== v39 ==
Design uart, start of the top module:
module uart #(
    parameter DATA_WIDTH = 8,
    parameter FIFO_DEPTH = 16
) (
    input  logic        clk_i,        
    input  logic        rst_ni,       
    input  logic        stb_i,        
    input  logic [ 1:0] adr_i,        
    input  logic [ 3:0] byte_sel_i,   
    input  logic        we_i,         
    input  logic [31:0] dat_i,        
    output logic [31:0] dat_o,        
    input  logic        uart_rx_i,    
    output logic        uart_tx_o     
);
clock: 4.57 ns
lec_check: 0
abc_area: 1
cap_margin: 25
cell_pad_in_sites_global_placement: 0
core_aspect_ratio: 0.57
core_margin: 2
core_utilization: 22
cts_cluster_diameter: 215
gpl_routability_driven: 0
gpl_timing_driven: 0
max_routing_layer: met5
min_routing_layer: met2
place_density_lb_addon: 0.07
setup_slack_margin: 0.77
slew_margin: 20
tns_end_percent: 25
run.sh (not shown) runs the stock make flow with config.mk's settings and CLKGATE_MAP_FILE=.
The final layout from v39, which completed every stage, passed the timing, design-rule and antenna checks at the end of the flow.
Input-level comparison between v22 and v39:
--- a/flow/config.mk
+++ b/flow/config.mk
@@ -9,10 +9,7 @@
 export CAP_MARGIN = 25
-export CELL_PAD_IN_SITES_GLOBAL_PLACEMENT = 0
-export CORE_ASPECT_RATIO = 0.57
+export CORE_ASPECT_RATIO = 1.3
 export CORE_MARGIN = 2
-export CORE_UTILIZATION = 22
+export CORE_UTILIZATION = 40
 export CTS_CLUSTER_DIAMETER = 215
-export GPL_ROUTABILITY_DRIVEN = 0
-export GPL_TIMING_DRIVEN = 0
-export MAX_ROUTING_LAYER = met5
+export MAX_ROUTING_LAYER = met4
 export MIN_ROUTING_LAYER = met2
@@ -21,2 +18 @@
 export SLEW_MARGIN = 20
-export TNS_END_PERCENT = 25
--- outcome ---
The amount of wire on met3 after detailed routing in v22 sits 15000 um below the value recorded for v39. Compared with v39, v22 shows a number of cells in the finished layout apart from fillers that is 590 lower. Wire length of the first global-routing pass in v22 is 18000 um lower than in v39. For v22, the startpoint of the worst setup timing path was rd_state$_SDFF_PN0_, unlike v39, where it was baud_div_reg[0]$_SDFFE_PN0P_.

========
Setup of wip/umber:
uart again, from the RTL that the note above started with.
## uart
module uart #(
    parameter DATA_WIDTH = 8,
    parameter FIFO_DEPTH = 16
) (
    input  logic        clk_i,        
    input  logic        rst_ni,       
    input  logic        stb_i,        
    input  logic [ 1:0] adr_i,        
    input  logic [ 3:0] byte_sel_i,   
    input  logic        we_i,         
    input  logic [31:0] dat_i,        
    output logic [31:0] dat_o,        
    input  logic        uart_rx_i,    
    output logic        uart_tx_o     
);
  logic                                                                                                               [          15:0] baud_div_reg;   
  logic                                                                                                                                tx_en_reg;   
  logic                                                                                                                                rx_en_reg;   
  logic                                                                                                                                tx_full_o;   
  logic                                                                                                                                tx_empty_o;   
  logic                                                                                                                                rx_full_o;   
  logic                                                                                                                                rx_empty_o;   
  logic                                                                                                                                rx_frame_error;   
  logic                                                                                                                                tx_we_o;   
  ...
clock: 2.57 ns
lec_check: 0
abc_area: 1
cap_margin: 0
core_margin: 2
core_utilization: 72
cts_cluster_diameter: 366
cts_cluster_size: 13
min_routing_layer: met1
place_density_lb_addon: 0.07
setup_slack_margin: 0.27
slew_margin: 25
> inputs changed (wip/umber -> wip/yarrow)
Settings: CTS_CLUSTER_DIAMETER now 400, was 366; CAP_MARGIN now 20, was 0; SLEW_MARGIN now 20, was 25; SETUP_SLACK_MARGIN now 0.29, was 0.27; MIN_ROUTING_LAYER no longer set, was met1.
Results
On power, wip/yarrow tracks wip/umber almost exactly.
Routed wire in wip/yarrow totals more than in wip/umber.
When the final numbers for wip/umber and wip/yarrow were put side by side, the net switching fraction of the power turned out to be smaller in wip/yarrow.
Compared with wip/umber, in wip/yarrow clock skew grew by 0.0068 ns, internal cell power now sits higher.
Taking wip/umber as the reference, in wip/yarrow achievable frequency shows a reduction of 2.6%, met3 usage in global routing increased by 0.67 points relative to the old numbers.
wip/yarrow ran to completion and came out clean on the timing, design-rule and antenna checks.
There was hardly any difference in relative area of non-clock buffer cells in the final design between wip/yarrow and wip/umber.
The inputs of wip/garnet differ from those of wip/yarrow as listed below.
Settings: SETUP_SLACK_MARGIN now 0.74, was 0.29; CTS_CLUSTER_DIAMETER now 64, was 400; PLACE_DENSITY_LB_ADDON now 0.06, was 0.07.
Results
wip/garnet -> stages 100% | layout checks FAIL | negative setup slack. Sequential share of layout area: wip/garnet < wip/yarrow. Core utilization: wip/garnet higher than wip/yarrow. Of wip/yarrow and wip/garnet, the higher transition at the pin with the smallest max-transition slack belongs to wip/garnet. wip/garnet -> wip/yarrow: starting density of the core delta 0, exact match. Compared with wip/yarrow, wip/garnet shows a area of all placed cells without fillers that is 2200 µm² higher.
Input changes introduced in wip/zinc (baseline for comparison: wip/garnet):
Settings: PLACE_DENSITY_LB_ADDON now 0.05, was 0.06; CTS_CLUSTER_DIAMETER now 33, was 64; SETUP_SLACK_MARGIN now 0.36, was 0.74; CTS_CLUSTER_SIZE now 14, was 13.
--- outcome ---
In wip/zinc relative to wip/garnet, maximum vdd ir drop had gone down by more than 10%.
Heaviest power group: sequential cells -> wip/garnet, clock -> wip/zinc
wip/zinc finished every step from synthesis to the final layout, and the layout passed the timing, design-rule and antenna checks.
Compared with wip/garnet, wip/zinc shows cell area after layout lower by 5.4%.
uart_rx_inst.rx_buffer.fifo_mem[0][5] as the worst setup path endpoint was reported by wip/garnet, and uart_rx_inst.rx_buffer.fifo_mem[15][1] by wip/zinc.
Core utilization: wip/zinc lower than wip/garnet
Non-clock buffer count ended up 56 lower on wip/zinc than on wip/garnet.
Per the comparison of wip/zinc with wip/garnet, fraction of power spent switching nets decreased 3.3 points; internal power component increased 1.7 mW; first-pass GRT wire length has decreased.

========
uart again, from the RTL that the note above started with.
==> flow/config.mk <==
export PLATFORM = sky130hd
export DESIGN_NAME = uart
export DESIGN_NICKNAME = uart
export VERILOG_FILES = /design/flow/design.v
export SDC_FILE = /design/flow/constraint.sdc
export NUM_CORES = 4
export LEC_CHECK = 0
export ABC_AREA = 1
export CAP_MARGIN = 20
export CORE_MARGIN = 2
export CORE_UTILIZATION = 72
export CTS_CLUSTER_DIAMETER = 55
export CTS_CLUSTER_SIZE = 21
export PLACE_DENSITY_LB_ADDON = 0.24
export SETUP_SLACK_MARGIN = 0.63
export SLEW_MARGIN = 20
==> flow/constraint.sdc <==
create_clock -name core_clock -period 2.57 [get_ports {clk_i}]
set_input_delay 0.5140 -clock core_clock [delete_from_list [all_inputs] [get_ports {clk_i}]]
set_output_delay 0.5140 -clock core_clock [all_outputs]
set_load 0.01 [all_outputs]
The baseline finished with setup timing left.
Rerun with:
- CTS_CLUSTER_DIAMETER: 55 -> 400
- CTS_CLUSTER_SIZE: 21 -> 13
- GPL_ROUTABILITY_DRIVEN: default -> 0
- PLACE_DENSITY_LB_ADDON: 0.24 -> 0.07
- SETUP_SLACK_MARGIN: 0.63 -> 0.29
- SLEW_MARGIN: 20 -> 30
Effect: The changed run finished clean; count of clock-buffer cells in the layout rises by 29; via count goes down by 11%; worst setup slack is better by 0.64 ns.
Rerun with:
- CAP_MARGIN: 20 -> 0
- CTS_CLUSTER_DIAMETER: 400 -> 38
- MIN_ROUTING_LAYER: default -> met1
- SETUP_SLACK_MARGIN: 0.29 -> 0.34
- SLEW_MARGIN: 30 -> 20
Power increases by roughly a tenth. Combinational power went up by a few percent. Global-route usage goes up by 1.6 points. Critical path depth rose by 3. Sequential cell count stays the same. Die area stays the same. Count of clock-buffer cells in the layout drops by 3. First-iteration DRC count grows by a quarter to a third.
Rerun with:
- CAP_MARGIN: 0 -> 20
- CTS_CLUSTER_DIAMETER: 38 -> default
- GPL_ROUTABILITY_DRIVEN: 0 -> default
- MIN_ROUTING_LAYER: met1 -> default
- PLACE_DENSITY_LB_ADDON: 0.07 -> default
- SETUP_SLACK_MARGIN: 0.34 -> default
After rerunning: Power fell by 6.3%; combinational power fell by about 8%; cell area fell by 3.8%; wire length fell by 10%; utilization fell by 3.3 points; final cell count fell by 1.1%; clock skew rose by 0.0068 ns; fmax fell by 1.1%; via count fell by 4.3%; hold slack is worse by 0.070 ns; synthesized area stays the same.
Rerun with:
- CTS_CLUSTER_DIAMETER: default -> 37
- CTS_CLUSTER_SIZE: 13 -> 14
- PLACE_DENSITY: default -> 0.4
- SETUP_SLACK_MARGIN: default -> 0.64
=>
- hold slack gets worse by 0.068 ns
- sequential cell count is unchanged
- cell area rises by about 9%
- critical path depth rises by 7
Power figures rest on the tool's default switching activity, not on a simulated workload.
